==> flow/design.v (excerpt) <==
module PE (
    input              clk,
    input              CIM_en,
    input              STDW,  
    input              STDR,  
    input        [5:0] STD_A,  
    input        [3:0] weight_in,  
    input      [255:0] act_in,  
    output reg   [3:0] weight_out,  
    output reg  [13:0] PSUM  
);
For scale: roughly 4400 cells after synthesis, ~290 I/O pins.
Settings: LEC_CHECK=0, CAP_MARGIN=20, CELL_PAD_IN_SITES_DETAIL_PLACEMENT=2, CORE_ASPECT_RATIO=1.41, CORE_MARGIN=3, CORE_UTILIZATION=40, CTS_CLUSTER_SIZE=30, GPL_ROUTABILITY_DRIVEN=1, HOLD_SLACK_MARGIN=0.12, MAX_ROUTING_LAYER=met4, PLACE_DENSITY_LB_ADDON=0.21, SETUP_SLACK_MARGIN=0.66, SLEW_MARGIN=40; clock period 20.0 ns.
run.sh (not shown) runs the stock make flow with config.mk's settings and CLKGATE_MAP_FILE=.
==> next run, changes <==
CELL_PAD_IN_SITES_DETAIL_PLACEMENT = not set   (was 2)
CELL_PAD_IN_SITES_GLOBAL_PLACEMENT = 1   (was not set)
CORE_ASPECT_RATIO = 1.57   (was 1.41)
CORE_UTILIZATION = 64   (was 40)
CTS_CLUSTER_SIZE = not set   (was 30)
HOLD_SLACK_MARGIN = not set   (was 0.12)
PLACE_DENSITY_LB_ADDON = not set   (was 0.21)
SETUP_SLACK_MARGIN = not set   (was 0.66)
SLEW_MARGIN = 10   (was 40)
clock period = 13.2 ns   (was 20.0 ns; I/O delays follow)
Effect: The new run finished with negative setup slack left. Wire length goes down by 23%. Non-clock buffer count goes up by 221. Worst hold slack degrades by 1.4 ns. Via count goes down by 1.9%.

* * *

build 90:
PE again, from the RTL that the note above started with.
Design PE, start of the top module:
module PE (
    input              clk,
    input              CIM_en,
    input              STDW,  
    input              STDR,  
    input        [5:0] STD_A,  
    input        [3:0] weight_in,  
    input      [255:0] act_in,  
    output reg   [3:0] weight_out,  
    output reg  [13:0] PSUM  
);
clock: 10.3 ns
lec_check: 0
cap_margin: 0
cell_pad_in_sites_global_placement: 0
core_aspect_ratio: 0.64
core_margin: 2
core_utilization: 72
gpl_routability_driven: 1
max_routing_layer: met4
place_density: 0.64
setup_slack_margin: 3.08
slew_margin: 20
tns_end_percent: 40
In build 90 the implementation ran to completion but is not tape-out ready, as the final checks report setup timing.
#### Input delta (build 68 over build 90)
- TNS_END_PERCENT no longer set, was 40
- CORE_ASPECT_RATIO no longer set, was 0.64
- SETUP_SLACK_MARGIN no longer set, was 3.08
- ABC_AREA now 1, previously not set
- PLACE_DENSITY no longer set, was 0.64
- CAP_MARGIN now 20, was 0
- CTS_CLUSTER_SIZE now 96, previously not set
- MAX_ROUTING_LAYER no longer set, was met4
- GPL_ROUTABILITY_DRIVEN no longer set, was 1
- CELL_PAD_IN_SITES_GLOBAL_PLACEMENT no longer set, was 0
- the clock period (ns, I/O delays scaled along) now 7.17, was 10.3
==> comparison <==
- Multi-input combinational area share in build 68 vs build 90: down 4.8 points
- Build 68: all stages done; final checks FAILED (setup timing).
- Build 68: setup TNS is 24230 ps lower than what build 90 reported.
- A uppermost layer routed of met4 is what build 90 shows, while met5 belongs to build 68.
- The clock slew at the register clock pins of the worst setup and hold paths was comparable across build 68 and build 90.
- Compared build 68 vs build 90, and summed area of non-filler cells in the final layout is up in build 68.
Here is what was changed in the inputs of build 20 compared with build 68.
- putting HOLD_SLACK_MARGIN at -0.08 where nothing was set
- clearing CTS_CLUSTER_SIZE, which used to be 96
- clearing ABC_AREA, which used to be 1
- putting MAX_ROUTING_LAYER at met4 where nothing was set
- putting SETUP_SLACK_MARGIN at -0.69 where nothing was set
- swapping 7.17 for 10.3 in the clock period (ns, I/O delays scaled along)
==> results <==
- Build 20 -> stages 100% | layout checks FAIL | setup timing
- Non-clock buffer contribution to total cell area in build 20 is 0.73 points lower than in build 68
- Build 68 -> build 20: Yosys chip area decreased by a few percent
- sky130_fd_sc_hd__fa_2 as the standard cell with the maximum stage delay on the critical path was reported by build 68, and sky130_fd_sc_hd__fa_1 by build 20.
- Taking build 68 as the reference point, the instance tally after logic synthesis of build 20 falls by 1287.
- [compare] base=build 68 new=build 20: worst hold slack across all endpoints went up, post-route core utilization shows a reduction of 0.17 points.

* * *

Starting RTL as in the previous note.
## PE
module PE (
    input              clk,
    input              CIM_en,
    input              STDW,  
    input              STDR,  
    input        [5:0] STD_A,  
    input        [3:0] weight_in,  
    input      [255:0] act_in,  
    output reg   [3:0] weight_out,  
    output reg  [13:0] PSUM  
);
==> flow/config.mk <==
export PLATFORM = sky130hd
export DESIGN_NAME = PE
export DESIGN_NICKNAME = PE
export VERILOG_FILES = /design/flow/design.v
export SDC_FILE = /design/flow/constraint.sdc
export NUM_CORES = 4
export LEC_CHECK = 0
export CAP_MARGIN = 30
export CORE_MARGIN = 2
export CORE_UTILIZATION = 72
export CTS_CLUSTER_DIAMETER = 38
export MAX_ROUTING_LAYER = met4
export PLACE_DENSITY_LB_ADDON = 0.01
export SLEW_MARGIN = 20
export TNS_END_PERCENT = 40
==> flow/constraint.sdc <==
create_clock -name core_clock -period 10.8 [get_ports {clk}]
set_input_delay 2.1600 -clock core_clock [delete_from_list [all_inputs] [get_ports {clk}]]
set_output_delay 2.1600 -clock core_clock [all_outputs]
set_load 0.01 [all_outputs]
The baseline finished with setup timing left.
Change:
CTS_CLUSTER_DIAMETER = not set   (was 38)
clock period = 10.7 ns   (was 10.8 ns; I/O delays follow)
What happened:
- The changed run ran to the end with violations: setup timing
- final cell count shrinks slightly
- critical path depth drops by 3
- sequential cell count does not change
- via count falls by a few percent
- routed wire length goes down by roughly a tenth
- non-clock buffer count falls by 11
- cell area drops slightly
Change:
CAP_MARGIN = 20   (was 30)
CORE_UTILIZATION = 67   (was 72)
MAX_ROUTING_LAYER = not set   (was met4)
PLACE_DENSITY_LB_ADDON = not set   (was 0.01)
TNS_END_PERCENT = not set   (was 40)
clock period = 18.6 ns   (was 10.7 ns; I/O delays follow)
The changed run passed the timing, DRC and antenna checks; first-iteration DRC count shrinks by about 30%; critical path depth climbs by 3; worst setup slack gets better by 3.5 ns; wire length fell by about 16%.
Change:
CORE_UTILIZATION = 40   (was 67)
clock period = 20.0 ns   (was 18.6 ns; I/O delays follow)
Effect: Cell count goes up by 11%; area after synthesis does not change; setup slack improves by 0.83 ns; wire length goes up by 10%; hold slack improves by 0.13 ns; cell area goes up by about 1.7%; sequential share of layout area goes down by 0.24 points; non-clock buffer count goes up by 2; die area goes up by 66%; utilization goes down by 29 points.
